**flow/run.sh**
```bash
#!/bin/bash
# the make line also repeats each setting of config.mk as NAME=value (left out here)
make -C /OpenROAD-flow-scripts/flow DESIGN_CONFIG=/design/flow/config.mk WORK_HOME=/design/flow/orfs CLKGATE_MAP_FILE= finish
```
**flow/config.mk**
```make
export PLATFORM = sky130hd
export DESIGN_NAME = DOUBLY_PIPELINE
export DESIGN_NICKNAME = DOUBLY_PIPELINE
export VERILOG_FILES = /design/flow/design.v
export SDC_FILE = /design/flow/constraint.sdc
export NUM_CORES = 4
export LEC_CHECK = 0
export CAP_MARGIN = 20
export CELL_PAD_IN_SITES_DETAIL_PLACEMENT = 0
export CORE_ASPECT_RATIO = 0.93
export CORE_MARGIN = 2
export CORE_UTILIZATION = 40
export GPL_ROUTABILITY_DRIVEN = 0
export GPL_TIMING_DRIVEN = 0
export HOLD_SLACK_MARGIN = 0.12
export PLACE_DENSITY = 0.8
export SLEW_MARGIN = 20
```
**flow/constraint.sdc**
```tcl
create_clock -name core_clock -period 25.0 [get_ports {clk}]
set_input_delay 5.0000 -clock core_clock [delete_from_list [all_inputs] [get_ports {clk}]]
set_output_delay 5.0000 -clock core_clock [all_outputs]
set_load 0.01 [all_outputs]
```
**flow/design.v**
```verilog
module DOUBLY_PIPELINE(clk,xi,yi,r,ang,xf,yf);
input signed[15:0] xi,yi;
input clk;
output reg signed [15:0] r,ang;
output reg signed [15:0] xf,yf;
 wire signed [15:0] ri,angi;
 wire  signed [15:0] xfi,yfi;
wire  signed [15:0] g1,g2,g3,g4,g5,g6,g7,g8;
ROTATING x1(clk,xi,yi,g1,g2,g3,g4,g5,g6,g7,g8,xfi,yfi);     
VECTORING x2(clk,xi,yi,g1,g2,g3,g4,g5,g6,g7,g8,ri,angi);  
always @(*)
begin 
xf<=xfi;
yf<=yfi;  
r<=ri;
ang<=angi;
end
endmodule
module ROTATING(clk,xi,yi,a1,a2,a3,a4,a5,a6,a7,a8,xf,yf);
input signed[15:0] xi,yi;
input   signed [15:0] a1,a2,a3,a4,a5,a6,a7,a8;
input clk;
output reg  signed [15:0] xf,yf;
reg  signed [15:0] x1,x2,x3,x4,x5,x6,x7,x8;
reg  signed [15:0] y1,y2,y3,y4,y5,y6,y7,y8;
wire signed [15:0] angle45,angle26,angle14,angle7,angle3_5,angle1_79,angle0_89,angle0_44;
reg  signed [15:0] angle_i [8:0];  
wire signed [15:0] s = 16'd607;
assign angle45 = 16'd4500;
assign angle26 = 16'd2657;
assign angle14 = 16'd1404;
assign angle7 = 16'd713;
assign angle3_5 = 16'd358;
assign angle1_79 = 16'd179;
assign angle0_89 = 16'd89;
assign angle0_44 = 16'd44;
always @(posedge clk)
begin  
    angle_i[0] <= angle45 ;
	    x1<= xi + yi;   
		y1<= yi - xi;
	   if (angle_i[0] > a2)
		begin 
		x2<= x1 - (y1>>>1);  
		y2<= y1 + (x1>>>1); 
		angle_i[1] <= angle_i[0] - angle26 ; 
		end 
	   else
		begin 
		x2<= x1+(y1>>>1); 
		y2<= y1-(x1>>>1);
	    angle_i[1] <= angle_i[0] + angle26 ;  
	   end
	 if (angle_i[1] > a3)
	    begin 
		 angle_i[2] <= angle_i[1] - angle14 ;  
		  x3<= x2 - (y2>>>2); 
		  y3<= y2 +(x2>>>2);
		end 
		else 
		begin 
	      angle_i[2] <= angle_i[1] + angle14 ;  
		  x3<= x2+(y2>>>2); 
		  y3<= y2-(x2>>>2);
		end 
	if (angle_i[2] > a4)
	    begin 
		  angle_i[3] <= angle_i[2] - angle7 ;  
		  x4<= x3 - (y3>>>3); 
		  y4<= y3 +(x3>>>3);
		 end 
		else 
		begin 
	     angle_i[3] <= angle_i[2] + angle7 ;  
		  x4<= x3+(y3>>>3); 
		  y4<= y3-(x3>>>3);
		end 
		if (angle_i[3] > a5)
	    begin 
			angle_i[4] <= angle_i[3] - angle3_5 ;  
			x5<= x4 - (y4>>>4); 
			y5<= y4 + (x4>>>4);
		 end 
		else 
		begin
			angle_i[4] <= angle_i[3] + angle3_5 ;  
			x5<= x4+(y4>>>4); 
			y5<= y4-(x4>>>4);
		end 
	   if (angle_i[4] > a6)
	    begin 
			angle_i[5] <= angle_i[4] - angle1_79 ;  
			x6<= x5 - (y5>>>5); 
			y6<= y5 +(x5>>>5);
		end
		else 
		begin 
	       angle_i[5] <= angle_i[4] + angle1_79 ;  
		   x6<= x5+(y5>>>5); 
		   y6<= y5-(x5>>>5);
		end 
		if (angle_i[5] > a7)
	    begin 
			angle_i[6] <= angle_i[5] - angle0_89 ;  
			x7<= x6 - (y6>>>6); 
			y7<= y6 +(x6>>>6);
		end
		else 
		begin 
			angle_i[6] <= angle_i[5] + angle0_89;  
			x7<= x6+(y6>>>6); 
			y7<= y6-(x6>>>6);
		end 
		if (angle_i[6] > a8)
	     begin 
			angle_i[7] <= angle_i[6] - angle0_44 ;  
			x8<= x7 - (y7>>>7); 
			y8<= y7 +(x7>>>7);
		 end 
		 else 
         begin 	     
			angle_i[7] <= angle_i[6] + angle0_44 ;  
			x8<= x7+(y7>>>7); 
			y8<= y7-(x7>>>7);
		 end  
      xf <=  (s*x8)/1000 ;
      yf <=  (s*y8)/1000 ;	  
end 
endmodule
module VECTORING(clk,a0,b0,ang1,ang2,ang3,ang4,ang5,ang6,ang7,ang8,r,ang);
input signed[15:0]a0,b0;
input clk;
  output reg signed [15:0]r,ang;  
  output reg signed[15:0] ang1,ang2,ang3,ang4,ang5,ang6,ang7,ang8;  
  reg signed [15:0] a1,a2,a3,a4,a5,a6,a7,a8;
  reg signed [15:0] b1,b2,b3,b4,b5,b6,b7,b8;
  reg signed[15:0] angle_x1,angle_x2,angle_x3,angle_x4,angle_x5,angle_x6,angle_x7,angle_x8;
wire signed [15:0] v = 16'd0607;
wire [15:0] angle_c0 = 16'd4500;
wire [15:0] angle_c1 = 16'd2657;
wire [15:0] angle_c2 = 16'd1404;
wire [15:0] angle_c3 = 16'd713;
wire [15:0] angle_c4 = 16'd358;
wire [15:0] angle_c5 = 16'd179;
wire [15:0] angle_c6 = 16'd089;
wire [15:0] angle_c7 = 16'd044; 
  always @ (posedge clk)
   begin
      a1<=a0+b0;
      b1<=b0-a0;
      angle_x1 <= angle_c0;
	  ang1 <= angle_x1;
    if(b1 < 0)  
   begin
      a2<= a1 - (b1>>>1);
      b2<= b1 + (a1>>>1);
     angle_x2<=angle_x1-angle_c1;
	   ang2<= angle_x2;
     end
    else
   begin
      a2<=a1+(b1>>>1);
      b2<=b1-(a1>>>1);
      angle_x2<=angle_x1+angle_c1;
	  ang2<= angle_x2;
    end
     if(b2<0)
	begin
     a3<=a2-(b2>>>2);
     b3<=b2+(a2>>>2);
     angle_x3<=angle_x2-angle_c2;
	  ang3<= angle_x3;
     end
  	else
  	begin
      a3<=a2+(b2>>>2);
      b3<=b2-(a2>>>2);
      angle_x3<=angle_x2+angle_c2;
	  ang3<= angle_x3;
	end
     if(b3<0)
	begin
     a4<=a3-(b3>>>3);
     b4<=b3+(a3>>>3);
     angle_x4<=angle_x3-angle_c3;
	 ang4<=angle_x4;
     end
  	else
  	begin
      a4<=a3+(b3>>>3);
      b4<=b3-(a3>>>3);
     angle_x4<=angle_x3+angle_c3;
	 ang4<=angle_x4;
	end
     if(b4<0)
	begin
     a5<=a4-(b4>>>4);
     b5<=b4+(a4>>>4);
      angle_x5<=angle_x4-angle_c4;
	   ang5<=angle_x5;
     end
  	else
  	begin
      a5<=a4+(b4>>>4);
      b5<=b4-(a4>>>4);
      angle_x5<=angle_x4+angle_c4;
	   ang5<=angle_x5;
	end
     if(b5<0)
	begin
     a6<=a5-(b5>>>5);
     b6<=b5+(a5>>>5);
    angle_x6<=angle_x5-angle_c5;
	 ang6<=angle_x6;
     end
  	else
  	begin
      a6<=a5+(b5>>>5);
      b6<=b5-(a5>>>5);
      angle_x6<=angle_x5+angle_c5;
	  ang6<=angle_x6;
	end
     if(b6<0)
	begin
     a7<=a6-(b6>>>6);
     b7<=b6+(a6>>>6);
     angle_x7<=angle_x6-angle_c6;
	 ang7<=angle_x7;
     end
  	else
  	begin
     a7<=a6+(b6>>>6);
     b7<=b6-(a6>>>6);
      angle_x7<=angle_x6+angle_c6;
	  ang7<=angle_x7;
 	 end
     if(b7<0)
	begin
      a8<=a7-(b7>>>7);
      b8<=b7+(a7>>>7);
      angle_x8<=angle_x7-angle_c7;
	  ang8<=angle_x8;
     end
  	else
      begin
      a8<=a7+(b7>>>7);
      b8<=b7-(a7>>>7);
       angle_x8<=angle_x7-angle_c7;
	   ang8<=angle_x8;
     end
r<=v*a8/1000;
ang<=angle_x8;
end
endmodule
```
==> flow_summary.toml, run 1 <==
# implementation run metrics
[outcome]
status = "timing/DRC/antenna clean"

[floorplan]
core_area_um2 = 184000
die_w_um = 451
ios = 97
rows = 152
initCoreUtil_pct = 40.2
chip_area_um2 = 189000
die_y_um = 419

[synthesis]
synth-warning-count = 4
synth-adder-area-share_pct = 22.5
edf_count = 0
ff_type = "dfxtp_1"
ys_types = 146
ys_cells = 8922
synth_area_um2 = 74200
largest_area_cell = "dfxtp_1"
ys_sh_aoi_pct = 22.4
ys_async_sr_fraction_pct = 0
area_leaders = "dfxtp_1 20%, ha_1 15%, xnor2_1 7.9%"
ys.flops = 750
ys_top_logic_family = "adder cells"
synthesis.nets = 10100
xor_share_pct = 12.4
synth.most_common_cell = "inv_1"
syn-instance-count = 8922
synth.area.mux_share_pct = 2.18
synth_top_area_share_pct = 20.2
avgSynthCellArea_um2 = 8.32
ys_seq_share_pct = 20.2
yosys.stat.chipArea_um2 = 74200
common_cells = "1018 x inv_1, 909 x ha_1, 750 x dfxtp_1"
simple_gate_share_pct = 13.8

[setup_path]
worstSetupEndpoint = "x2.r[14]"
crit_path_max_incr_delay_ps = 990
slowest_stage = "dfxtp_1"
critPathLaunchType = "register"
worstSetupPathType = "register to register"
r2r_start = "x2.a8[15]"
crit_required_ps = 25570
crit_cells = 66
crit_family = "AND-OR/OR-AND gates"
worstPathArrival_ps = 21640
rrSetupSlack_ps = 3930
rr_worst_depth = 66
cp-end-kind = "register"
path_max_fanout = 20
crit_buf_inv = 10
startpoint = "x2.a8[15]"
worstReg2RegEnd = "x2.r[14]"

[finish]
area_delta_synth_final_pct = 9.60
n_fill_cell = 17700
nets = 10300

[clock_tree]
clockBufferDepth = 3
cts_resized = 0
clk_pin_slew_ps = 60
cts_root_buf = "clkbuf_16"
post_cts.repair.setup_buffers = 0
cts_tree = "yes"
ctsHtreeMaxLevel = 3
numCtsBuffers = 81
cts.sinks = 750
cts_hold_buf = 0
clock.latency.late_pin_ps = 700

[route]
routed_wl_um = 167000
vias = 62800
drt_iter0_drc = 4416
wl_per_cell_um = 14.3
diodes = 0
remaining_drc_errors = 0
first_pass_iters = 6
ant_nets = 0
via_per_inst = 5.40

[global_routing]
grt_use_total_pct = 17.3
grt_max_degree = 21
grt_pass1_vias = 59400
grt_pass1_wl_um = 282000
grt_overflow = 0
antenna_found_initial = 0

[run]
warning_count = 116
drv_cap = 0

[timing]
hold_viol = 0
final.min_clock_period_ps = 21070
setup_tns_ps = 0
drv_slew = 0
worst_pin_slew_ps = 1050
fin_skew_ps = 37.3
slew_headroom_pct = 30.3
fmax_mhz = 47.5
rsz0062_at_grt = "no"
timing.final.crit_share_pct = 84.3
setup_viol_count_final = 0

[placed_design]
dp_hpwl_um = 133000
portBuffers = 95

[worst_hold_path]
hold_start = "x2.angle_x8[2]"
hold_end = "x2.ang8[2]"
hold_depth = 0
hold_path_class = "register to register"
==> routing by layer <==
| layer | part of all wire, % | GRT usage, % | vias up |
|---|---|---|---|
| met5 | 0 | 0 | - |
| met4 | 3.3 | 6.12 | 0 |
| met3 | 4.8 | 1.97 | 295 |
| met2 | 46 | 29.3 | 1706 |
| met1 | 46 | 22.5 | 29000 |
| li1 | - | - | 31800 |
==> final cells by class <==
cell class,count,area [µm²],share of cell area (%)
multi-input cells,6926,54400,66.9
plain buffers,226,956,1.18
flip-flops and latches,750,15000,18.5
well taps,2464,3080,3.79
clock inverters,47,746,0.917
clock buffers,103,2320,2.85
inverters,1020,3830,4.71
repair buffers,95,951,1.17
==> per-stage QoR <==
step / hold slack (ps) / utilization (%) / setup WS (ps) / area [µm²] / cells
finish: 314 / 44.1 / 3930 / 81300 / 11600
global route: 319 / 44.1 / 1980 / 81300 / 11600
CTS: 301 / 44.1 / 4440 / 81300 / 11600
floorplan: 310 / - / 7630 / 74200 / 8922
global placement: 311 / 42.4 / 4600 / 78200 / 11500
detailed placement: 313 / 42.4 / 4520 / 78200 / 11500
==> run 2, diff against run 1 <==
- ABC_AREA: default -> 0
- CAP_MARGIN: 20 -> 10
- CELL_PAD_IN_SITES_DETAIL_PLACEMENT: 0 -> 1
- CELL_PAD_IN_SITES_GLOBAL_PLACEMENT: default -> 2
- CORE_ASPECT_RATIO: 0.93 -> 1.6
- CORE_UTILIZATION: 40 -> 71
- CTS_CLUSTER_DIAMETER: default -> 342
- CTS_CLUSTER_SIZE: default -> 47
- GPL_ROUTABILITY_DRIVEN: 0 -> 1
- HOLD_SLACK_MARGIN: 0.12 -> default
- MAX_ROUTING_LAYER: default -> met4
- PLACE_DENSITY: 0.8 -> 0.77
- SETUP_SLACK_MARGIN: default -> -2.0
- TNS_END_PERCENT: default -> 25
- clock period: 25.0 -> 31.4 ns (I/O delays scaled with it)
==> run 2 against run 1 <==
Compared with the run above:
- the flow now stops in 3_1_place_gp_skip_io
- synthesized cell count is the same
- die area shrank 43%
- synthesized area is the same
==> flow_summary.toml, run 2 <==
# yosys + openroad results
[outcome]
status = "aborted with a tool error"
haltStage = "3_1_place_gp_skip_io"
stop_error = "[ERROR GPL-0301] Utilization 126.846 % exceeds 100%."

[synthesis]
synth-adder-area-share_pct = 22.5
syn-instance-count = 8922
xor_share_pct = 12.4
largest_area_cell = "dfxtp_1"
ys_async_sr_fraction_pct = 0
simple_gate_share_pct = 13.8
ys_seq_share_pct = 20.2
ys_types = 146
synth_area_um2 = 74200
synth_top_area_share_pct = 20.2
ff_type = "dfxtp_1"
ys_sh_aoi_pct = 22.4
synth.area.mux_share_pct = 2.18
ys_cells = 8922
ys.flops = 750
common_cells = "1018 x inv_1, 909 x ha_1, 750 x dfxtp_1"
edf_count = 0
synthesis.nets = 10100
area_leaders = "dfxtp_1 20%, ha_1 15%, xnor2_1 7.9%"
synth-warning-count = 4
avgSynthCellArea_um2 = 8.32
ys_top_logic_family = "adder cells"
synth.most_common_cell = "inv_1"
yosys.stat.chipArea_um2 = 74200

[floorplan]
die_w_um = 260
die_y_um = 413
chip_area_um2 = 107000
core_area_um2 = 104000
rows = 150
initCoreUtil_pct = 71.4
==> run 3, diff against run 2 <==
- ABC_AREA: 0 -> default
- CAP_MARGIN: 10 -> 20
- CELL_PAD_IN_SITES_DETAIL_PLACEMENT: 1 -> default
- CELL_PAD_IN_SITES_GLOBAL_PLACEMENT: 2 -> default
- CORE_ASPECT_RATIO: 1.6 -> default
- CORE_UTILIZATION: 71 -> 31
- CTS_CLUSTER_DIAMETER: 342 -> default
- CTS_CLUSTER_SIZE: 47 -> default
- GPL_ROUTABILITY_DRIVEN: 1 -> default
- GPL_TIMING_DRIVEN: 0 -> default
- MAX_ROUTING_LAYER: met4 -> default
- PLACE_DENSITY: 0.77 -> default
- SETUP_SLACK_MARGIN: -2.0 -> default
- TNS_END_PERCENT: 25 -> default
- clock period: 31.4 -> 39.2 ns (I/O delays scaled with it)
==> run 3 against run 2 <==
Compared with the run above:
- now clean on timing, DRC and antenna
- die area rose by 130%
- synthesized area did not move
- synthesized cell count did not move
==> flow_summary.toml, run 3 <==
# implementation run metrics
[setup_path]
crit_cells = 61
crit_path_max_incr_delay_ps = 800
worstSetupEndpoint = "x1.yf[12]"
r2r_start = "x1.y8[8]"
rr_worst_depth = 61
crit_family = "AND-OR/OR-AND gates"
worstSetupPathType = "register to register"
path_max_fanout = 16
cp-end-kind = "register"
critPathLaunchType = "register"
crit_required_ps = 39760
worstPathArrival_ps = 21640
worstReg2RegEnd = "x1.yf[12]"
startpoint = "x1.y8[8]"
rrSetupSlack_ps = 18120
slowest_stage = "a2bb2oi_1"
crit_buf_inv = 5

[global_routing]
grt_pass1_wl_um = 299000
antenna_found_initial = 0
grt_pass1_vias = 60400
grt_max_degree = 43
grt_overflow = 0
grt_use_total_pct = 14.3

[clock_tree]
clockBufferDepth = 3
clk_pin_slew_ps = 60
cts_hold_buf = 0
clock.latency.late_pin_ps = 710
numCtsBuffers = 88
cts_tree = "yes"
cts_resized = 0
post_cts.repair.setup_buffers = 0
cts_root_buf = "clkbuf_16"
cts.sinks = 750
ctsHtreeMaxLevel = 3

[synthesis]
synth-adder-area-share_pct = 22.5
yosys.stat.chipArea_um2 = 74200
synth.area.mux_share_pct = 2.18
xor_share_pct = 12.4
ys_types = 146
synth.most_common_cell = "inv_1"
synthesis.nets = 10100
ys_seq_share_pct = 20.2
ff_type = "dfxtp_1"
largest_area_cell = "dfxtp_1"
ys_async_sr_fraction_pct = 0
avgSynthCellArea_um2 = 8.32
ys_cells = 8922
synth_top_area_share_pct = 20.2
simple_gate_share_pct = 13.8
synth_area_um2 = 74200
synth-warning-count = 4
area_leaders = "dfxtp_1 20%, ha_1 15%, xnor2_1 7.9%"
ys.flops = 750
ys_sh_aoi_pct = 22.4
edf_count = 0
common_cells = "1018 x inv_1, 909 x ha_1, 750 x dfxtp_1"
syn-instance-count = 8922
ys_top_logic_family = "adder cells"

[route]
via_per_inst = 5.08
routed_wl_um = 179000
vias = 61800
ant_nets = 0
remaining_drc_errors = 0
diodes = 0
first_pass_iters = 19
wl_per_cell_um = 14.7
drt_iter0_drc = 3304

[timing]
final.min_clock_period_ps = 21080
fmax_mhz = 47.4
rsz0062_at_grt = "no"
whs_ps = 325
setup_viol_count_final = 0
hold_viol = 0
timing.final.crit_share_pct = 53.8
worst_pin_slew_ps = 1060
fin_skew_ps = 42.6
slew_headroom_pct = 28.4
setup_tns_ps = 0
drv_slew = 0

[placed_design]
place_congestion = 0.902
portBuffers = 95
dp_hpwl_um = 145000

[finish]
area_delta_synth_final_pct = 10.3
fin_util_pct = 34.4
nets = 10100

[worst_hold_path]
hold_end = "x2.ang8[3]"
hold_start = "x2.angle_x8[3]"
hold_depth = 0
hold_path_class = "register to register"

[floorplan]
die_y_um = 493
chip_area_um2 = 243000
rows = 179
core_area_um2 = 238000
initCoreUtil_pct = 31.2
ios = 97
die_w_um = 493

[run]
drv_cap = 0
warning_count = 116

[outcome]
status = "timing/DRC/antenna clean"
-- run 3: layer usage --
metal / routed length (µm) / vias to the layer above / GRT usage [%]
li1: - / 31400 / -
met1: 82200 / 29000 / 18.3
met2: 85600 / 1157 / 25.1
met3: 6470 / 250 / 1.48
met4: 4820 / 0 / 4.36
met5: 0 / - / 0
-- run 3: final cells by class --
cell class | count | area (µm²)
clock buffer | 114 | 2440
clock inverter | 48 | 764
fill | 24500 | 156000
inverter | 1020 | 3830
multi-input combinational | 6926 | 54400
sequential | 750 | 15000
tap | 3167 | 3960
timing repair buffer | 150 | 1360
-- run 3: per-stage QoR --
stage | instances | area, µm² | setup slack (ps)
2_1_floorplan | 8922 | 74200 | 21830
3_3_place_gp | 12000 | 78600 | 18190
3_5_place_dp | 12000 | 78600 | 17850
4_1_cts | 12200 | 81800 | 17770
5_1_grt | 12200 | 81800 | 15980
6_report | 12200 | 81800 | 18120
==> run 4, diff against run 3 <==
- ABC_AREA: default -> 0
- CAP_MARGIN: 20 -> 25
- CORE_UTILIZATION: 31 -> 45
- CTS_CLUSTER_SIZE: default -> 66
- GPL_TIMING_DRIVEN: default -> 0
- MAX_ROUTING_LAYER: default -> met4
- MIN_ROUTING_LAYER: default -> met1
- PLACE_DENSITY_LB_ADDON: default -> 0.18
- clock period: 39.2 -> 13.5 ns (I/O delays scaled with it)
==> run 4 against run 3 <==
Compared with the run above:
- the layout now fails its checks (negative setup slack)
- die area is 31% lower
- final cell count is 1.6% lower
- utilization is 22 points higher
- design area is 14% higher
- sequential share of layout area is 2.1 points lower
- critical path depth is 13 higher
- synthesized area stayed put
- highest routed layer unchanged
- maximum frequency is 24% higher
==> flow_summary.toml, run 4 <==
# implementation run metrics
[setup_path]
critPathLaunchType = "register"
worstSetupEndpoint = "x2.r[14]"
cp-end-kind = "register"
rrSetupSlack_ps = -3470
crit_path_max_incr_delay_ps = 520
worstSetupPathType = "register to register"
startpoint = "x2.a8[6]"
path_max_fanout = 7
crit_family = "AND-OR/OR-AND gates"
worstReg2RegEnd = "x2.r[14]"
worstPathArrival_ps = 17580
crit_buf_inv = 17
slowest_stage = "fa_1"
crit_required_ps = 14120
path_common_cell = "buf_6"
rr_worst_depth = 74
r2r_start = "x2.a8[6]"
crit_cells = 74

[synthesis]
synth.most_common_cell = "inv_1"
ys.flops = 750
ys_top_logic_family = "adder cells"
common_cells = "1018 x inv_1, 909 x ha_1, 750 x dfxtp_1"
simple_gate_share_pct = 13.8
syn-instance-count = 8922
synth-warning-count = 4
synth_area_um2 = 74200
ys_sh_aoi_pct = 22.4
xor_share_pct = 12.4
ff_type = "dfxtp_1"
avgSynthCellArea_um2 = 8.32
yosys.stat.chipArea_um2 = 74200
largest_area_cell = "dfxtp_1"
synth.area.mux_share_pct = 2.18
ys_seq_share_pct = 20.2
synthesis.nets = 10100
synth_top_area_share_pct = 20.2
synth-adder-area-share_pct = 22.5
ys_cells = 8922
ys_types = 146
ys_async_sr_fraction_pct = 0
edf_count = 0
area_leaders = "dfxtp_1 20%, ha_1 15%, xnor2_1 7.9%"

[timing]
final.min_clock_period_ps = 16970
slew_headroom_pct = 20.2
post-route-worst-setup-slack_ps = -3470
rsz0062_at_grt = "yes"
fmax_mhz = 58.9
setup_viol_count_final = 48
whs_ps = 325
hold_viol = 0
fin_skew_ps = 34.7
timing.final.crit_share_pct = 126
drv_slew = 0
setup_tns_ps = -149330
worst_pin_slew_ps = 1190

[route]
via_per_inst = 5.49
vias = 65700
dr_wl_met3_um = 7250
wl_per_cell_um = 16.4
drt_iter0_drc = 3896
wl_met2_um = 96900
remaining_drc_errors = 0
routed_wl_um = 196000
first_pass_iters = 8
ant_nets = 0
wl_met1_um = 87400
diodes = 0
maxUsedRoutingLayer = "met4"

[run]
drv_cap = 0
warning_count = 119

[worst_hold_path]
hold_start = "x2.angle_x8[8]"
hold_depth = 0
hold_end = "x2.ang8[8]"
hold_path_class = "register to register"

[finish]
area_delta_synth_final_pct = 26.1
nets = 10900
layout.cells.non_filler = 12000
n_fill_cell = 14800

[clock_tree]
numCtsBuffers = 85
cts_hold_buf = 0
clock.latency.late_pin_ps = 700
cts_root_buf = "clkbuf_16"
cts_tree = "yes"
clockBufferDepth = 3
clk_pin_slew_ps = 60
cts.sinks = 750
ctsHtreeMaxLevel = 3

[placed_design]
portBuffers = 95
dp.cells = 11200
place_congestion = 0.915
dp_hpwl_um = 148000

[floorplan]
core_area_um2 = 164000
rows = 149
die_y_um = 410
chip_area_um2 = 168000
ios = 97
initCoreUtil_pct = 45.1
die_w_um = 410

[global_routing]
grt_pass1_vias = 64800
grt_use_total_pct = 23.0
antenna_found_initial = 0
grt_overflow = 0
grt_pass1_wl_um = 319000
grt_max_degree = 21

[outcome]
violations = "negative setup slack"
status = "failed layout checks"
==> run 4: metal layers <==
metal | track usage, % | vias up
li1 | - | 33000
met1 | 28.3 | 31000
met2 | 40.2 | 1325
met3 | 2.29 | 308
met4 | 5.81 | 0
met5 | - | -
==> run 4: through the flow <==
stage          util [%]  area [µm²]  worst slack (ps)
5_1_grt            56.9       93500             -4080
6_report           56.9       93500             -3470
3_3_place_gp       48.5       79800             -5780
4_1_cts            54.5       89600             -3160
3_5_place_dp       48.5       79800             -5810
2_1_floorplan         -       76100             -2760
==> run 4: area by class of cell <==
class                   instances  area (µm²)  area share (%)
clock inverters                39         524           0.560
repair buffers                742        6170            6.60
well taps                    2189        2740            2.93
clock buffers                 113        2460            2.63
inverters                    1020        3850            4.11
plain buffers                 197        1210            1.30
multi-input cells            6926       61400            65.6
flip-flops and latches        750       15200            16.2
==> run 4: timing repair <==
item | in CTS | in global routing
pin swaps | 334 | 283
endpoints found under the setup margin | 48 | 48
buffers inserted | 427 | 220
resized | 684 | 435
cloned | 3 | 1
==> run 5, diff against run 4 <==
- ABC_AREA: 0 -> 1
- CAP_MARGIN: 25 -> 35
- CORE_UTILIZATION: 45 -> 71
- CTS_CLUSTER_DIAMETER: default -> 221
- CTS_CLUSTER_SIZE: 66 -> 16
- GPL_ROUTABILITY_DRIVEN: default -> 0
- GPL_TIMING_DRIVEN: 0 -> 1
- MAX_ROUTING_LAYER: met4 -> default
- MIN_ROUTING_LAYER: met1 -> default
- PLACE_DENSITY_LB_ADDON: 0.18 -> 0.21
- SETUP_SLACK_MARGIN: default -> 1.75
- clock period: 13.5 -> 15.0 ns (I/O delays scaled with it)
==> run 5 against run 4 <==
Compared with the run above:
- the run now fails in 5_1_grt
- die area is 38% lower
- synthesized area down 2.8%
- synthesized cell count rose by 11%
==> flow_summary.toml, run 5 <==
# yosys + openroad results
[outcome]
status = "aborted with a tool error"
haltStage = "5_1_grt"
stop_error = "[ERROR GRT-0232] Routing congestion too high. Check the congestion heatmap in the GUI."

[synthesis]
synth_top_area_share_pct = 20.8
ys_sh_aoi_pct = 11.1
common_cells = "1775 x inv_1, 1760 x nand2_1, 909 x ha_1"
synth-warning-count = 4
ys_types = 72
yosys.stat.chipArea_um2 = 72100
edf_count = 0
synth-adder-area-share_pct = 22.9
ys_top_logic_family = "simple AND/OR/NAND/NOR gates"
ys.flops = 750
ys_seq_share_pct = 20.8
area_leaders = "dfxtp_1 21%, ha_1 16%, xor2_1 9.6%"
synthesis.nets = 11100
ff_type = "dfxtp_1"
avgSynthCellArea_um2 = 7.30
xor_share_pct = 11.3
simple_gate_share_pct = 23.5
syn-instance-count = 9884
synth.most_common_cell = "inv_1"
synth.area.mux_share_pct = 0
largest_area_cell = "dfxtp_1"
ys_async_sr_fraction_pct = 0
synth_area_um2 = 72100
ys_cells = 9884

[floorplan]
die_y_um = 323
chip_area_um2 = 104000
core_area_um2 = 100000
rows = 116
ios = 97
initCoreUtil_pct = 71.8
die_w_um = 323

[global_routing]
grt_overflow = 306
grt_use_total_pct = 66.5

[clock_tree]
numCtsBuffers = 52
ctsHtreeMaxLevel = 2
cts_root_buf = "clkbuf_16"
cts.sinks = 750
clockBufferDepth = 3

[placed_design]
dp_hpwl_um = 130000
portBuffers = 95
place_ws_ps = -653
==> run 5: per-layer routing <==
metal | GRT usage, % | GRT overflow
met1 | 66.2 | 35
met2 | 83.1 | 137
met3 | 56.3 | 36
met4 | 52.3 | 94
met5 | 47.3 | 4
==> run 5: repair_timing <==
item / in CTS
buffers inserted: 245
pin swaps: 315
gates cloned: 7
resized: 615
setup endpoints to repair: 48
hold buffers: 0
==> run 5: stage by stage <==
step | TNS, ps | cell area (µm²) | utilization [%] | std cells
floorplan | 0 | 72300 | - | 9884
global placement | -218 | 74800 | 74.5 | 11300
detailed placement | -3760 | 74800 | 74.5 | 11300
CTS | 0 | 80800 | 80.4 | 11600
==> run 6, diff against run 5 <==
- ABC_AREA: 1 -> default
- CAP_MARGIN: 35 -> 20
- CORE_UTILIZATION: 71 -> 72
- CTS_CLUSTER_DIAMETER: 221 -> default
- CTS_CLUSTER_SIZE: 16 -> 31
- GPL_ROUTABILITY_DRIVEN: 0 -> default
- GPL_TIMING_DRIVEN: 1 -> default
- PLACE_DENSITY_LB_ADDON: 0.21 -> default
- SETUP_SLACK_MARGIN: 1.75 -> 0.95
- clock period: 15.0 -> 16.7 ns (I/O delays scaled with it)
==> run 6 against run 5 <==
Compared with the run above:
- now fails the layout checks on negative setup slack
- synthesized area increased by 2.8%
- die area increased by 1.4%
- synthesized cell count decreased by 9.7%
==> flow_summary.toml, run 6 <==
# implementation run metrics
[global_routing]
grt_use_total_pct = 39.6
grt_max_degree = 42
grt_pass1_vias = 72500
grt_overflow = 0
grt_pass1_wl_um = 354000
antenna_found_initial = 9

[synthesis]
ff_type = "dfxtp_1"
ys.flops = 750
ys_sh_aoi_pct = 22.4
synth_area_um2 = 74200
largest_area_cell = "dfxtp_1"
syn-instance-count = 8922
xor_share_pct = 12.4
edf_count = 0
synth_top_area_share_pct = 20.2
synth.most_common_cell = "inv_1"
yosys.stat.chipArea_um2 = 74200
common_cells = "1018 x inv_1, 909 x ha_1, 750 x dfxtp_1"
synth.area.mux_share_pct = 2.18
ys_cells = 8922
ys_seq_share_pct = 20.2
avgSynthCellArea_um2 = 8.32
ys_async_sr_fraction_pct = 0
synth-warning-count = 4
simple_gate_share_pct = 13.8
area_leaders = "dfxtp_1 20%, ha_1 15%, xnor2_1 7.9%"
synthesis.nets = 10100
synth-adder-area-share_pct = 22.5
ys_top_logic_family = "adder cells"
ys_types = 146

[timing]
post-route-worst-setup-slack_ps = -737
timing.final.crit_share_pct = 104
hold_viol = 0
rsz0062_at_grt = "yes"
worst_pin_slew_ps = 1240
fin_skew_ps = 55.9
setup_viol_count_final = 33
fmax_mhz = 57.4
setup_tns_ps = -10030
slew_headroom_pct = 16.4
drv_slew = 0
final.min_clock_period_ps = 17440

[setup_path]
slowest_stage = "nor2_1"
crit_family = "AND-OR/OR-AND gates"
crit_path_max_incr_delay_ps = 770
crit_buf_inv = 13
critPathLaunchType = "register"
r2r_start = "x2.a8[12]"
worstReg2RegEnd = "x2.r[6]"
worstSetupEndpoint = "x2.r[6]"
crit_cells = 68
rr_worst_depth = 68
rrSetupSlack_ps = -740
crit_required_ps = 17320
path_common_cell = "buf_4"
path_max_fanout = 12
cp-end-kind = "register"
worstPathArrival_ps = 18060
startpoint = "x2.a8[12]"
worstSetupPathType = "register to register"

[floorplan]
die_y_um = 325
ios = 97
die_w_um = 325
chip_area_um2 = 106000
initCoreUtil_pct = 72.7
rows = 117
core_area_um2 = 102000

[finish]
n_fill_cell = 4475
final_area_um2 = 91700
area_delta_synth_final_pct = 23.6
seqCellArea_um2 = 15200
final-comb-area_um2 = 60200
nets = 10900
layout.cells.non_filler = 11200

[placed_design]
place_ws_ps = -412
dp.cells = 10600
dp_hpwl_um = 154000
portBuffers = 95
post_dp_cell_area_um2 = 80900
place_congestion = 0.992

[outcome]
status = "failed layout checks"
violations = "negative setup slack"

[route]
vias = 75900
ant_nets = 0
drt_iter0_drc = 9385
wl_per_cell_um = 22.5
via_per_inst = 6.79
first_pass_iters = 17
routed_wl_um = 251000
remaining_drc_errors = 0

[worst_hold_path]
hold_path_class = "register to register"
hold_start = "x2.angle_x7[1]"
hold_depth = 0
hold_end = "x2.angle_x8[1]"

[clock_tree]
numCtsBuffers = 82
clockBufferDepth = 3
clock.latency.late_pin_ps = 720
ctsHtreeMaxLevel = 3
clk_pin_slew_ps = 70
cts_root_buf = "clkbuf_16"
cts.sinks = 750
cts_tree = "yes"

[run]
warning_count = 121
drv_cap = 0
## run 6: cell type report
type / instances / area share, %
multi-input combinational: 6928 / 65.6
sequential: 750 / 16.5
timing repair buffer: 966 / 8.66
inverter: 1020 / 4.19
clock buffer: 105 / 2.51
tap: 1368 / 1.87
clock inverter: 44 / 0.607
antenna: 6 / 0.0164
## run 6: stage by stage
stage	utilization, %	hold WS (ps)
after floorplan	-	310
final	89.9	327
after detailed placement	79.3	312
after global routing	89.9	333
after global placement	79.3	311
after CTS	86.0	326
## run 6: what timing repair did
action | CTS | global route
gates cloned | 2 | 1
hold buffers | 0 | 0
setup endpoints to repair | 48 | 48
endpoints found under the hold margin | 0 | 0
buffers inserted | 230 | 185
resized | 424 | 485
pin swaps | 181 | 257
## run 6: metal layers
layer	share of wire, %	up-vias	GRT usage [%]	wire length [µm]
li1	-	33100	-	-
met1	35	35600	45.7	88700
met2	47	5221	70.6	119000
met3	9.6	1954	6.49	24100
met4	7.9	4	19.7	20000
met5	0.0088	-	0	22
==> run 7, diff against run 6 <==
- CAP_MARGIN: 20 -> 10
- CTS_CLUSTER_DIAMETER: default -> 303
- CTS_CLUSTER_SIZE: 31 -> 57
- HOLD_SLACK_MARGIN: default -> 0.3
- PLACE_DENSITY: default -> 0.64
- SETUP_SLACK_MARGIN: 0.95 -> 0.85
- clock period: 16.7 -> 11.9 ns (I/O delays scaled with it)
==> run 7 against run 6 <==
Compared with the run above:
- the run now fails in 5_1_grt
- synthesized area unchanged
- synthesized cell count unchanged
- die area unchanged
==> flow_summary.toml, run 7 <==
# yosys + openroad results
[floorplan]
initCoreUtil_pct = 72.7
chip_area_um2 = 106000
ios = 97
rows = 117
die_w_um = 325
die_y_um = 325
core_area_um2 = 102000

[synthesis]
ys_sh_aoi_pct = 22.4
synth.most_common_cell = "inv_1"
ff_type = "dfxtp_1"
common_cells = "1018 x inv_1, 909 x ha_1, 750 x dfxtp_1"
ys_seq_share_pct = 20.2
synth-adder-area-share_pct = 22.5
synth.area.mux_share_pct = 2.18
synthesis.nets = 10100
synth_top_area_share_pct = 20.2
syn-instance-count = 8922
ys_cells = 8922
synth_area_um2 = 74200
ys_async_sr_fraction_pct = 0
area_leaders = "dfxtp_1 20%, ha_1 15%, xnor2_1 7.9%"
avgSynthCellArea_um2 = 8.32
simple_gate_share_pct = 13.8
yosys.stat.chipArea_um2 = 74200
ys.flops = 750
largest_area_cell = "dfxtp_1"
xor_share_pct = 12.4
ys_top_logic_family = "adder cells"
edf_count = 0
ys_types = 146
synth-warning-count = 4

[placed_design]
dp_hpwl_um = 190000
dp.cells = 11700
portBuffers = 95
post_dp_cell_area_um2 = 89500
place_congestion = 0.986
place_ws_ps = -5280

[clock_tree]
cts_root_buf = "clkbuf_16"
numCtsBuffers = 17
clockBufferDepth = 3
ctsHtreeMaxLevel = 1
cts.sinks = 750

[outcome]
stop_error = "[ERROR GRT-0232] Routing congestion too high. Check the congestion heatmap in the GUI."
haltStage = "5_1_grt"
status = "aborted with a tool error"

[global_routing]
grt_overflow = 278
grt_use_total_pct = 79.3
run 7: repair_timing:
| action | in CTS |
|---|---|
| hold buffers | 3 |
| hold endpoints to repair | 3 |
| setup endpoints to repair | 48 |
| buffers inserted | 180 |
| gates cloned | 1 |
| resized | 503 |
| pin swaps | 311 |
run 7: through the flow:
step	util, %	TNS [ps]
after CTS	92.1	-198150
after detailed placement	87.7	-230020
after global placement	87.7	-210280
after floorplan	-	-184000
run 7: per-layer routing:
layer | GRT usage, % | GRT overflow
met1 | 77.3 | 18
met2 | 94.4 | 142
met3 | 67.5 | 23
met4 | 77.3 | 92
met5 | 52.7 | 3
==> run 8, diff against run 7 <==
- CAP_MARGIN: 10 -> 20
- CORE_MARGIN: 2 -> 4
- CORE_UTILIZATION: 72 -> 39
- CTS_CLUSTER_DIAMETER: 303 -> default
- CTS_CLUSTER_SIZE: 57 -> default
- GPL_TIMING_DRIVEN: default -> 0
- HOLD_SLACK_MARGIN: 0.3 -> 0.16
- PLACE_DENSITY: 0.64 -> default
- PLACE_DENSITY_LB_ADDON: default -> 0.2
- SETUP_SLACK_MARGIN: 0.85 -> default
- SLEW_MARGIN: 20 -> 5
- TNS_END_PERCENT: default -> 55
- clock period: 11.9 -> 28.5 ns (I/O delays scaled with it)
==> run 8 against run 7 <==
Compared with the run above:
- now clean on timing, DRC and antenna
- synthesized area did not move
- synthesized cell count did not move
- die area rose by 87%
==> flow_summary.toml, run 8 <==
# implementation run metrics
[timing]
worst_pin_slew_ps = 1120
final.min_clock_period_ps = 21220
timing.final.crit_share_pct = 74.4
rsz0062_at_grt = "no"
slew_headroom_pct = 25.3
setup_viol_count_final = 0
drv_slew = 0
fin_skew_ps = 34.4
setup_tns_ps = 0
post-route-worst-setup-slack_ps = 7280
fmax_mhz = 47.1
hold_viol = 0

[synthesis]
synth.most_common_cell = "inv_1"
edf_count = 0
synth.area.mux_share_pct = 2.18
synthesis.nets = 10100
synth_top_area_share_pct = 20.2
ff_type = "dfxtp_1"
xor_share_pct = 12.4
synth-warning-count = 4
avgSynthCellArea_um2 = 8.32
ys_types = 146
ys.flops = 750
simple_gate_share_pct = 13.8
ys_top_logic_family = "adder cells"
synth_area_um2 = 74200
ys_cells = 8922
largest_area_cell = "dfxtp_1"
syn-instance-count = 8922
synth-adder-area-share_pct = 22.5
ys_async_sr_fraction_pct = 0
common_cells = "1018 x inv_1, 909 x ha_1, 750 x dfxtp_1"
ys_sh_aoi_pct = 22.4
ys_seq_share_pct = 20.2
area_leaders = "dfxtp_1 20%, ha_1 15%, xnor2_1 7.9%"
yosys.stat.chipArea_um2 = 74200

[setup_path]
cp-end-kind = "register"
startpoint = "x1.y8[5]"
worstSetupEndpoint = "x1.yf[12]"
r2r_start = "x1.y8[5]"
slowest_stage = "o31ai_1"
path_max_fanout = 10
worstPathArrival_ps = 21790
crit_path_max_incr_delay_ps = 760
worstReg2RegEnd = "x1.yf[12]"
rrSetupSlack_ps = 7280
rr_worst_depth = 65
critPathLaunchType = "register"
crit_family = "AND-OR/OR-AND gates"
crit_buf_inv = 9
crit_cells = 65
crit_required_ps = 29080
worstSetupPathType = "register to register"

[worst_hold_path]
hold_depth = 0
hold_path_class = "register to register"
hold_start = "x2.angle_x8[2]"
hold_end = "x2.ang8[2]"

[route]
drt_iter0_drc = 3497
wl_per_cell_um = 15.6
first_pass_iters = 6
via_per_inst = 5.31
routed_wl_um = 183000
remaining_drc_errors = 0
vias = 62000
ant_nets = 0

[run]
warning_count = 116
drv_cap = 0

[clock_tree]
cts_resized = 0
clockBufferDepth = 3
cts_tree = "yes"
clk_pin_slew_ps = 60
numCtsBuffers = 90
ctsHtreeMaxLevel = 3
cts.sinks = 750
clock.latency.late_pin_ps = 700
post_cts.repair.setup_buffers = 0
cts_hold_buf = 0
cts_root_buf = "clkbuf_16"

[global_routing]
grt_overflow = 0
grt_pass1_wl_um = 306000
antenna_found_initial = 1
grt_max_degree = 21
grt_pass1_vias = 61600
grt_use_total_pct = 18.1

[placed_design]
dp_hpwl_um = 150000
portBuffers = 95
place_congestion = 0.869
post_dp_cell_area_um2 = 78300
place_ws_ps = 7640
dp.cells = 11500

[floorplan]
rows = 159
ios = 97
die_y_um = 444
initCoreUtil_pct = 39.4
die_w_um = 444
chip_area_um2 = 197000
core_area_um2 = 188000

[finish]
final-comb-area_um2 = 54400
area_delta_synth_final_pct = 10.0
final_area_um2 = 81600
seqCellArea_um2 = 15000
layout.cells.non_filler = 11700
n_fill_cell = 18800
nets = 10300

[outcome]
status = "timing/DRC/antenna clean"
## run 8: metal layers
metal | part of all wire, % | vias to the layer above | routed length, µm | GRT usage (%)
met5 | 0 | - | 0 | 0
met4 | 2.9 | 0 | 5220 | 5.44
met3 | 3.4 | 225 | 6160 | 1.90
met2 | 48 | 1117 | 87200 | 32.0
met1 | 46 | 28800 | 84200 | 23.3
li1 | - | 31800 | - | -
## run 8: final cells by class
class | instances | share of cell area (%)
Sequential cell | 750 | 18.4
Inverter | 1020 | 4.69
Clock inverter | 50 | 0.973
Buffer | 226 | 1.17
Multi-Input combinational cell | 6926 | 66.6
Antenna cell | 1 | 0.00307
Tap cell | 2495 | 3.82
Clock buffer | 120 | 3.13
Timing Repair Buffer | 97 | 1.18
## run 8: metrics by stage
stage                     utilization (%)  hold slack, ps
after floorplan                         -             310
after global placement               41.5             314
after detailed placement             41.5             313
after CTS                            43.3             330
after global routing                 43.3             338
final                                43.3             329
==> run 9, diff against run 8 <==
- ABC_AREA: default -> 0
- CAP_MARGIN: 20 -> 10
- CORE_MARGIN: 4 -> 2
- CORE_UTILIZATION: 39 -> 71
- CTS_CLUSTER_DIAMETER: default -> 221
- CTS_CLUSTER_SIZE: default -> 80
- GPL_ROUTABILITY_DRIVEN: default -> 1
- GPL_TIMING_DRIVEN: 0 -> 1
- HOLD_SLACK_MARGIN: 0.16 -> default
- PLACE_DENSITY: default -> 0.67
- PLACE_DENSITY_LB_ADDON: 0.2 -> default
- SETUP_SLACK_MARGIN: default -> 2.94
- SLEW_MARGIN: 5 -> 20
- TNS_END_PERCENT: 55 -> default
- clock period: 28.5 -> 15.5 ns (I/O delays scaled with it)
==> run 9 against run 8 <==
Compared with the run above:
- die area down 46%
- synthesized area unchanged
- the flow now stops in 5_1_grt
- synthesized cell count unchanged
==> flow_summary.toml, run 9 <==
# yosys + openroad results
[synthesis]
edf_count = 0
ys_types = 146
simple_gate_share_pct = 13.8
synth_area_um2 = 74200
xor_share_pct = 12.4
syn-instance-count = 8922
ys_cells = 8922
synth.area.mux_share_pct = 2.18
synth_top_area_share_pct = 20.2
synth.most_common_cell = "inv_1"
avgSynthCellArea_um2 = 8.32
yosys.stat.chipArea_um2 = 74200
synthesis.nets = 10100
area_leaders = "dfxtp_1 20%, ha_1 15%, xnor2_1 7.9%"
ys_async_sr_fraction_pct = 0
ff_type = "dfxtp_1"
ys.flops = 750
ys_top_logic_family = "adder cells"
ys_seq_share_pct = 20.2
ys_sh_aoi_pct = 22.4
largest_area_cell = "dfxtp_1"
common_cells = "1018 x inv_1, 909 x ha_1, 750 x dfxtp_1"
synth-adder-area-share_pct = 22.5
synth-warning-count = 4

[outcome]
status = "aborted with a tool error"
stop_error = "[ERROR GRT-0232] Routing congestion too high. Check the congestion heatmap in the GUI."
haltStage = "5_1_grt"

[placed_design]
portBuffers = 95
dp_hpwl_um = 182000
place_congestion = 0.970

[floorplan]
ios = 97
chip_area_um2 = 107000
rows = 118
core_area_um2 = 104000
initCoreUtil_pct = 71.6
die_w_um = 327
die_y_um = 327

[clock_tree]
cts.sinks = 750
clockBufferDepth = 3
ctsHtreeMaxLevel = 1
numCtsBuffers = 15
cts_root_buf = "clkbuf_16"
cts_hold_buf = 0

[global_routing]
grt_use_total_pct = 82.3
grt_overflow = 293
[run 9: repair_timing]
item	4_1_cts
setup endpoints to repair	48
resized	558
cloned	5
pin swaps	352
buffers inserted	192
[run 9: layer usage]
layer	track usage [%]	overflow
met1	80.0	9
met2	96.0	145
met3	73.2	15
met4	80.0	120
met5	55.5	4
[run 9: through the flow]
stage / worst slack (ps) / TNS, ps / cells / instance area (µm²)
2_1_floorplan: -760 / -14270 / 8922 / 76100
3_3_place_gp: -1490 / -35380 / 11600 / 88600
3_5_place_dp: -1560 / -51760 / 11600 / 88600
4_1_cts: -560 / -15140 / 11800 / 93400
==> run 10, diff against run 9 <==
- ABC_AREA: 0 -> 1
- CAP_MARGIN: 10 -> 20
- CORE_UTILIZATION: 71 -> 72
- CTS_CLUSTER_DIAMETER: 221 -> default
- CTS_CLUSTER_SIZE: 80 -> 99
- GPL_ROUTABILITY_DRIVEN: 1 -> default
- GPL_TIMING_DRIVEN: 1 -> default
- PLACE_DENSITY: 0.67 -> default
- SETUP_SLACK_MARGIN: 2.94 -> default
- clock period: 15.5 -> 21.8 ns (I/O delays scaled with it)
==> run 10 against run 9 <==
Compared with the run above:
- the run now finishes clean
- die area down 4.1%
- synthesized cell count up 11%
- synthesized area down 2.8%
==> flow_summary.toml, run 10 <==
# implementation run metrics
[finish]
nets = 11200
fin_util_pct = 77.5
area_delta_synth_final_pct = 7.13

[setup_path]
slowest_stage = "dfxtp_1"
worstReg2RegEnd = "x1.yf[14]"
rrSetupSlack_ps = 5080
crit_cells = 109
crit_buf_inv = 13
startpoint = "x1.y8[14]"
worstPathArrival_ps = 17320
path_max_fanout = 43
worstSetupPathType = "register to register"
cp-end-kind = "register"
worstSetupEndpoint = "x1.yf[14]"
path_common_cell = "nand2_1"
crit_required_ps = 22400
crit_family = "simple AND/OR/NAND/NOR gates"
crit_path_max_incr_delay_ps = 660
r2r_start = "x1.y8[14]"
rr_worst_depth = 109
critPathLaunchType = "register"

[synthesis]
synth_top_area_share_pct = 20.8
area_leaders = "dfxtp_1 21%, ha_1 16%, xor2_1 9.6%"
ys_top_logic_family = "simple AND/OR/NAND/NOR gates"
yosys.stat.chipArea_um2 = 72100
simple_gate_share_pct = 23.5
ff_type = "dfxtp_1"
largest_area_cell = "dfxtp_1"
ys_async_sr_fraction_pct = 0
ys_types = 72
ys_seq_share_pct = 20.8
synth-adder-area-share_pct = 22.9
ys_cells = 9884
edf_count = 0
synth.area.mux_share_pct = 0
common_cells = "1775 x inv_1, 1760 x nand2_1, 909 x ha_1"
synth-warning-count = 4
avgSynthCellArea_um2 = 7.30
ys_sh_aoi_pct = 11.1
synthesis.nets = 11100
syn-instance-count = 9884
ys.flops = 750
synth.most_common_cell = "inv_1"
xor_share_pct = 11.3
synth_area_um2 = 72100

[clock_tree]
clock.latency.late_pin_ps = 680
cts_root_buf = "clkbuf_16"
cts.sinks = 750
post_cts.repair.setup_buffers = 0
cts_tree = "yes"
clk_pin_slew_ps = 60
ctsHtreeMaxLevel = 3
clockBufferDepth = 3
numCtsBuffers = 81
cts_resized = 0
cts_hold_buf = 0

[global_routing]
grt_pass1_vias = 61600
grt_use_total_pct = 31.8
grt_pass1_wl_um = 277000
grt_overflow = 0
antenna_found_initial = 0
grt_max_degree = 44

[timing]
final.min_clock_period_ps = 16720
setup_tns_ps = 0
worst_pin_slew_ps = 1070
hold_viol = 0
rsz0062_at_grt = "no"
fin_skew_ps = 56.1
drv_slew = 0
fmax_mhz = 59.8
setup_viol_count_final = 0
slew_headroom_pct = 28.2
timing.final.crit_share_pct = 76.7

[run]
drv_cap = 0
warning_count = 118

[route]
wl_met1_um = 67100
drt_iter0_drc = 3647
routed_wl_um = 166000
ant_nets = 0
diodes = 0
via_per_inst = 5.47
wl_per_cell_um = 14.6
first_pass_iters = 6
dr_wl_met3_um = 7120
maxUsedRoutingLayer = "met4"
remaining_drc_errors = 0
wl_met2_um = 84700
vias = 62200

[floorplan]
core_area_um2 = 99700
ios = 97
chip_area_um2 = 103000
initCoreUtil_pct = 72.3
die_w_um = 321
die_y_um = 321
rows = 116

[outcome]
status = "timing/DRC/antenna clean"

[worst_hold_path]
hold_start = "x2.angle_x8[12]"
hold_end = "x2.ang8[12]"
hold_depth = 0
hold_path_class = "register to register"

[placed_design]
portBuffers = 95
dp_hpwl_um = 134000
place_congestion = 0.940
==> run 10: layout make-up <==
cell class | instances | area (µm²)
Clock inverter | 39 | 524
Inverter | 1904 | 7170
Timing Repair Buffer | 107 | 1040
Multi-Input combinational cell | 7164 | 49600
Clock buffer | 107 | 2290
Tap cell | 1298 | 1620
Sequential cell | 750 | 15000
Fill cell | 7300 | 22400
==> run 10: through the flow <==
step	hold WS, ps	cell area [µm²]	instances	worst slack (ps)
global route	332	77300	11400	3060
floorplan	310	72100	9884	8020
global placement	311	74500	11200	5920
CTS	328	77300	11400	5270
finish	326	77300	11400	5080
detailed placement	314	74500	11200	5280
==> run 10: layer usage <==
layer	track usage, %	vias up
li1	-	31600
met5	0	-
met3	3.64	435
met1	35.8	28600
met4	13.5	0
met2	59.9	1504
==> run 11, diff against run 10 <==
- CORE_UTILIZATION: 72 -> 62
- CTS_CLUSTER_SIZE: 99 -> default
- clock period: 21.8 -> 19.7 ns (I/O delays scaled with it)
==> run 11 against run 10 <==
Compared with the run above:
- largest cell class unchanged
- critical path type unchanged
- still clean on timing, DRC and antenna
- final cell count grew 2.0%
- via count fell by 3.4%
- clock skew decreased by 17 ps
==> flow_summary.toml, run 11 <==
# implementation run metrics
[outcome]
status = "timing/DRC/antenna clean"

[placed_design]
dp_hpwl_um = 133000
portBuffers = 95
place_congestion = 0.945

[synthesis]
ys_sh_aoi_pct = 11.1
ff_type = "dfxtp_1"
area_leaders = "dfxtp_1 21%, ha_1 16%, xor2_1 9.6%"
syn-instance-count = 9884
synth.area.mux_share_pct = 0
synth-adder-area-share_pct = 22.9
synth-warning-count = 4
largest_area_cell = "dfxtp_1"
ys_async_sr_fraction_pct = 0
synth_area_um2 = 72100
simple_gate_share_pct = 23.5
yosys.stat.chipArea_um2 = 72100
ys_types = 72
synth.most_common_cell = "inv_1"
xor_share_pct = 11.3
common_cells = "1775 x inv_1, 1760 x nand2_1, 909 x ha_1"
ys_seq_share_pct = 20.8
ys_top_logic_family = "simple AND/OR/NAND/NOR gates"
ys.flops = 750
edf_count = 0
synth_top_area_share_pct = 20.8
avgSynthCellArea_um2 = 7.30
synthesis.nets = 11100
ys_cells = 9884

[clock_tree]
clockBufferDepth = 3
cts.sinks = 750
numCtsBuffers = 82
cts_root_buf = "clkbuf_16"
cts_hold_buf = 0
cts_resized = 0
clock.latency.late_pin_ps = 670
clk_pin_slew_ps = 70
post_cts.repair.setup_buffers = 0
cts_tree = "yes"
ctsHtreeMaxLevel = 3

[worst_hold_path]
hold_end = "x2.ang8[5]"
hold_depth = 0
hold_start = "x2.angle_x8[5]"
hold_path_class = "register to register"

[setup_path]
r2r_start = "x1.y8[14]"
crit_buf_inv = 11
path_common_cell = "nand2_1"
crit_cells = 105
path_max_fanout = 43
crit_path_max_incr_delay_ps = 630
worstSetupEndpoint = "x1.yf[14]"
worstPathArrival_ps = 17090
slowest_stage = "dfxtp_1"
critPathLaunchType = "register"
cp-end-kind = "register"
worstReg2RegEnd = "x1.yf[14]"
crit_required_ps = 20250
crit_family = "simple AND/OR/NAND/NOR gates"
rr_worst_depth = 105
worstSetupPathType = "register to register"
startpoint = "x1.y8[14]"
rrSetupSlack_ps = 3170

[global_routing]
grt_pass1_vias = 58500
grt_use_total_pct = 26.1
grt_max_degree = 44
grt_overflow = 0
grt_pass1_wl_um = 266000
antenna_found_initial = 0

[finish]
nets = 11200
area_delta_synth_final_pct = 7.66
n_fill_cell = 10100
final-comb-area_um2 = 49600
seqCellArea_um2 = 15000

[route]
wl_per_cell_um = 13.6
drt_iter0_drc = 2560
remaining_drc_errors = 0
routed_wl_um = 157000
ant_nets = 0
first_pass_iters = 6
via_per_inst = 5.18
vias = 60100
diodes = 0

[floorplan]
die_y_um = 345
core_area_um2 = 116000
chip_area_um2 = 119000
rows = 125
die_w_um = 345
initCoreUtil_pct = 62.3
ios = 97

[timing]
rsz0062_at_grt = "no"
timing.final.crit_share_pct = 83.9
setup_viol_count_final = 0
worst_pin_slew_ps = 925
slew_headroom_pct = 38.3
final.min_clock_period_ps = 16530
drv_slew = 0
setup_tns_ps = 0
fmax_mhz = 60.5
fin_skew_ps = 39.4
hold_viol = 0

[run]
warning_count = 118
drv_cap = 0
-- run 11: area by class of cell --
type	instances	area share [%]
multi-input combinational	7164	63.9
sequential	750	19.3
inverter	1904	9.24
clock buffer	106	2.99
tap	1524	2.46
timing repair buffer	108	1.35
clock inverter	42	0.757
-- run 11: layer usage --
metal	routed length (µm)	part of all wire (%)	track usage, %	vias up
li1	-	-	-	31600
met1	68500	44	31.0	27400
met2	79700	51	49.4	801
met3	5240	3.3	2.92	230
met4	3890	2.5	7.00	0
met5	0	0	0	-
-- run 11: stage by stage --
step	hold WS [ps]	instance area (µm²)	util, %	cells	setup slack, ps
floorplan	310	72100	-	9884	5920
global placement	310	74700	64.6	11500	3160
detailed placement	312	74700	64.6	11500	3240
CTS	319	77700	67.1	11600	3190
global route	332	77700	67.1	11600	1190
finish	322	77700	67.1	11600	3170
==> run 12, diff against run 11 <==
- CORE_UTILIZATION: 62 -> 65
- CTS_CLUSTER_SIZE: default -> 98
- clock period: 19.7 -> 12.5 ns (I/O delays scaled with it)
==> run 12 against run 11 <==
Compared with the run above:
- the layout now fails its checks (max-capacitance violations, negative setup slack)
- final cell count increased by 11%
- die area down 4.6%
- synthesized cell count unchanged
- hold slack worse by 3.1 ps
- register-to-register slack worse by 9300 ps
- worst setup slack got worse by 9300 ps
- design area is 23% higher
- routed wire length rose by 44%
==> flow_summary.toml, run 12 <==
# implementation run metrics
[timing]
rsz0062_at_grt = "yes"
whs_ps = 318
timing.final.crit_share_pct = 149
final.min_clock_period_ps = 18670
setup_viol_count_final = 48
worst_pin_slew_ps = 1480
fin_skew_ps = 30.4
post-route-worst-setup-slack_ps = -6170
fmax_mhz = 53.5
slew_headroom_pct = 1.06
drv_slew = 0
hold_viol = 0

[setup_path]
crit_path_max_incr_delay_ps = 580
worstSetupPathType = "register to register"
critPathLaunchType = "register"
crit_buf_inv = 15
path_max_fanout = 6
rrSetupSlack_ps = -6170
r2r_start = "x1.x8[6]"
cp-end-kind = "register"
path_common_cell = "nand2_2"
worstSetupEndpoint = "x1.xf[14]"
startpoint = "x1.x8[6]"
worstPathArrival_ps = 19170
crit_family = "simple AND/OR/NAND/NOR gates"
crit_cells = 101
rr_worst_depth = 101
slowest_stage = "fa_1"
crit_required_ps = 13000
worstReg2RegEnd = "x1.xf[14]"

[placed_design]
place_ws_ps = -2090
portBuffers = 95
place_congestion = 0.927
dp_hpwl_um = 143000

[synthesis]
synth_top_area_share_pct = 20.8
largest_area_cell = "dfxtp_1"
avgSynthCellArea_um2 = 7.30
ys_cells = 9884
edf_count = 0
ys_top_logic_family = "simple AND/OR/NAND/NOR gates"
ff_type = "dfxtp_1"
common_cells = "1775 x inv_1, 1760 x nand2_1, 909 x ha_1"
syn-instance-count = 9884
simple_gate_share_pct = 23.5
ys_types = 72
ys.flops = 750
xor_share_pct = 11.3
ys_async_sr_fraction_pct = 0
synth.area.mux_share_pct = 0
synthesis.nets = 11100
ys_seq_share_pct = 20.8
synth.most_common_cell = "inv_1"
area_leaders = "dfxtp_1 21%, ha_1 16%, xor2_1 9.6%"
ys_sh_aoi_pct = 11.1
synth-warning-count = 4
yosys.stat.chipArea_um2 = 72100
synth-adder-area-share_pct = 22.9
synth_area_um2 = 72100

[outcome]
status = "failed layout checks"
violations = "max-capacitance violations, negative setup slack"

[run]
drv_cap = 1
warning_count = 121

[floorplan]
die_w_um = 337
chip_area_um2 = 114000
ios = 97
rows = 122
die_y_um = 337
initCoreUtil_pct = 65.4
core_area_um2 = 110000

[clock_tree]
cts_hold_buf = 0
cts.sinks = 750
clock.latency.late_pin_ps = 670
cts_root_buf = "clkbuf_16"
cts_tree = "yes"
numCtsBuffers = 83
clockBufferDepth = 3
clk_pin_slew_ps = 70
ctsHtreeMaxLevel = 3

[route]
wl_per_cell_um = 17.7
via_per_inst = 5.67
remaining_drc_errors = 0
vias = 72800
first_pass_iters = 11
ant_nets = 0
routed_wl_um = 227000
drt_iter0_drc = 5342

[finish]
seqCellArea_um2 = 15200
final-comb-area_um2 = 57200
nets = 12500
area_delta_synth_final_pct = 32.2
n_fill_cell = 5992

[worst_hold_path]
hold_start = "x2.angle_x8[12]"
hold_depth = 0
hold_end = "x2.ang8[12]"
hold_path_class = "register to register"

[global_routing]
grt_overflow = 0
grt_use_total_pct = 31.5
grt_max_degree = 42
antenna_found_initial = 10
grt_pass1_wl_um = 303000
grt_pass1_vias = 67600
[run 12: cell type report]
| type | instances | share of cell area [%] |
|---|---|---|
| multi-input combinational | 7167 | 60.0 |
| clock inverter | 37 | 0.665 |
| tap | 1488 | 1.95 |
| timing repair inverter | 1 | 0.00918 |
| inverter | 1904 | 7.71 |
| sequential | 750 | 15.9 |
| antenna | 5 | 0.0131 |
| clock buffer | 109 | 2.43 |
| timing repair buffer | 1368 | 11.3 |
[run 12: layer usage]
| layer | up-vias | part of all wire (%) | global-route usage, % |
|---|---|---|---|
| met4 | 22 | 7.5 | 12.7 |
| met2 | 3271 | 49 | 60.9 |
| met3 | 1495 | 7.4 | 3.62 |
| li1 | 34200 | - | - |
| met5 | - | 0.14 | 0 |
| met1 | 33700 | 35 | 34.5 |
[run 12: metrics by stage]
| step | util [%] | setup TNS (ps) | area (µm²) | cells |
|---|---|---|---|---|
| 6_report | 86.4 | -163280 | 95400 | 12800 |
| 5_1_grt | 86.4 | -199250 | 95400 | 12800 |
| 4_1_cts | 81.9 | -45330 | 90300 | 12700 |
| 3_5_place_dp | 75.4 | -73530 | 83300 | 12400 |
| 3_3_place_gp | 75.4 | -51950 | 83300 | 12400 |
| 2_1_floorplan | - | -4490 | 73600 | 9884 |
[run 12: what timing repair did]
item	4_1_cts	5_1_grt
buffers inserted	174	165
gates resized	698	974
cloned	4	0
endpoints found under the setup margin	48	48
pin swaps	310	634
